==> trial 83 <==
// topmodule
module topmodule (
    input clk,
    input en,reset,
    output [31:0] imem_addr,
    input  [31:0] imem_rdata,
    output [31:0] dmem_addr,
    output [31:0] dmem_wdata,
    output dmem_we,
    input  [31:0] dmem_rdata,
    output halted
);
export LEC_CHECK = 0
export CAP_MARGIN = 20
export CORE_MARGIN = 2
export CORE_UTILIZATION = 57
export SETUP_SLACK_MARGIN = 1.04
export SLEW_MARGIN = 20
create_clock -name core_clock -period 3.83 [get_ports {clk}]
run.sh (not shown) runs the stock make flow with config.mk's settings and CLKGATE_MAP_FILE=.
==> trial 33: changes against trial 83 <==
--- a/flow/config.mk
+++ b/flow/config.mk
@@ -7,6 +7,11 @@
 export LEC_CHECK = 0
+export ABC_AREA = 1
 export CAP_MARGIN = 20
 export CORE_MARGIN = 2
-export CORE_UTILIZATION = 57
-export SETUP_SLACK_MARGIN = 1.04
-export SLEW_MARGIN = 20
+export CORE_UTILIZATION = 72
+export CTS_CLUSTER_DIAMETER = 363
+export CTS_CLUSTER_SIZE = 43
+export HOLD_SLACK_MARGIN = 0.29
+export PLACE_DENSITY = 0.35
+export SETUP_SLACK_MARGIN = 0.31
+export SLEW_MARGIN = 40
==> flow/constraint.sdc (replaced) <==
create_clock -name core_clock -period 1.06 [get_ports {clk}]
set_input_delay 0.2120 -clock core_clock [delete_from_list [all_inputs] [get_ports {clk}]]
set_output_delay 0.2120 -clock core_clock [all_outputs]
set_load 0.01 [all_outputs]
==> notes <==
Trial 33 failed in clock tree synthesis with DPL-0038. Trial 83 finished but fails on negative setup slack.
In trial 33 the synthesized cell count is higher than in trial 83, by 26%.
Against trial 33, the die size of trial 83 is higher by 23%.
Against trial 83, the area after synthesis of trial 33 is higher by 2.6%.
==> figures <==
|  | trial 83 | trial 33 |
|---|---|---|
| Xor/xnor share | 2.22% | 1.33% |
| Ao+oa area frac | 23.0% | 21.4% |
| HPWL after detailed placement | 127000 µm | 189000 µm |
| Post-synthesis cell count from yosys | 4789 | 6019 |
| Netlist Area Pre-Place | 0.0474 mm² | 0.0487 mm² |
| Area of the core | 0.0822 mm² | 0.0670 mm² |
| Synthesized area divided by synthesized cell count | 9.90 µm² | 8.09 µm² |
| Post-synth mux share | 6.64% | 0% |
| Yosys stat chip area | 0.0474 mm² | 0.0487 mm² |
| Outcome | complete, but fails checks | stopped before the end |
| Stage where the flow stopped | - | clock tree synthesis |
| Layout check failures | negative setup slack | - |
| Adder-cell share of the synthesized area | 3.59% | 3.50% |
| Simple Share, Synth | 12.5% | 19.8% |
| Area fraction of the dominant cell type after synthesis | 42.8% | 41.7% |
| Die x size | 292 µm | 264 µm |
| Net count after synthesis | 4991 | 6221 |
| Cell area after placement | 0.0547 mm² | 0.0646 mm² |
| Floorplan utilization | 57.7% | 72.6% |
| Top cell type by instance count after synthesis | sky130_fd_sc_hd__edfxtp_1 | sky130_fd_sc_hd__nand2_1 |
| Placer Congestion | 1.02 | 1.28 |
| Number of distinct standard cells referenced by the synthesized netlist | 102 | 71 |
| Number of instances in the synthesized netlist | 4789 | 6019 |
| Die span in y | 292 µm | 264 µm |

* * *

==> harbor <==
Starting RTL as in the previous note.
==> flow/design.v (excerpt) <==
module topmodule (
    input clk,
    input en,reset,
    output [31:0] imem_addr,
    input  [31:0] imem_rdata,
    output [31:0] dmem_addr,
    output [31:0] dmem_wdata,
    output dmem_we,
    input  [31:0] dmem_rdata,
    output halted
);
    wire pcre,pcwe,npcre,npcwe,regbwe,regbre1,regbre2,sgen,alumux1sel,alumux2sel,aluoutre,aluoutwe,Are,Awe,Bre,Bwe,dmemwe,lmdre,lmdwe,reginmuxsel,irwe,swap,select;
    wire [1:0] immmuxsel,incdec;
    wire [3:0] alusel;
    wire [2:0] cond;
    wire [31:0] ir;
    controlunit cu(clk,en,reset,ir,pcre,pcwe,npcre,npcwe,regbwe,regbre1,regbre2,sgen,alumux1sel,alumux2sel,aluoutre,aluoutwe,Are,Awe,Bre,Bwe,dmemwe,lmdre,lmdwe,reginmuxsel,irwe,immmuxsel,alusel,cond,incdec,swap,select,halted);
    datapath dp(clk,reset,pcre,pcwe,npcre,npcwe,regbwe,regbre1,regbre2,sgen,alumux1sel,alumux2sel,aluoutre,aluoutwe,Are,Awe,Bre,Bwe,dmemwe,lmdre,lmdwe,reginmuxsel,irwe,immmuxsel,cond,alusel,ir,incdec,swap,select,
                imem_addr,imem_rdata,dmem_addr,dmem_wdata,dmem_we,dmem_rdata);
endmodule
make LEC_CHECK=0 CAP_MARGIN=35 CORE_ASPECT_RATIO=0.77 CORE_MARGIN=2 CORE_UTILIZATION=64 CTS_CLUSTER_SIZE=59 SETUP_SLACK_MARGIN=1.33 SLEW_MARGIN=20 finish   # period 5.5 ns
==> inputs of indigo, as changes to harbor <==
CAP_MARGIN = 20   (was 35)
CORE_ASPECT_RATIO = unset   (was 0.77)
CORE_UTILIZATION = 70   (was 64)
CTS_CLUSTER_SIZE = 43   (was 59)
PLACE_DENSITY_LB_ADDON = 0.0   (was unset)
SETUP_SLACK_MARGIN = unset   (was 1.33)
==> flow/constraint.sdc (replaced) <==
create_clock -name core_clock -period 1.67 [get_ports {clk}]
set_input_delay 0.3340 -clock core_clock [delete_from_list [all_inputs] [get_ports {clk}]]
set_output_delay 0.3340 -clock core_clock [all_outputs]
set_load 0.01 [all_outputs]
==> notes <==
harbor completed without violations. indigo never finished: it broke off in 4_1_cts (DPL-0033).
In synthesized area, harbor and indigo do not differ.
Synthesized cell count is the same in indigo and harbor.
Against indigo, the die area of harbor is larger by 9.3%.
==> figures <==
DP Area: harbor 50800 um2; indigo 59900 um2
Status: harbor complete, no violations; indigo stopped before the end
Last stage reached: harbor -; indigo 4_1_cts
Initial Utilization: harbor 64.7%; indigo 70.6%
Total die size: harbor 76300 um2; indigo 69900 um2
Pre-CTS setup slack: harbor 0.309 ns; indigo -3.03 ns
HPWL after detailed placement: harbor 120000 um; indigo 138000 um
Placer congestion estimate: harbor 1.04; indigo 1.15
DIE HEIGHT: harbor 243 um; indigo 264 um
Area of the core: harbor 73300 um2; indigo 67200 um2
Std-Cell Rows: harbor 87; indigo 95
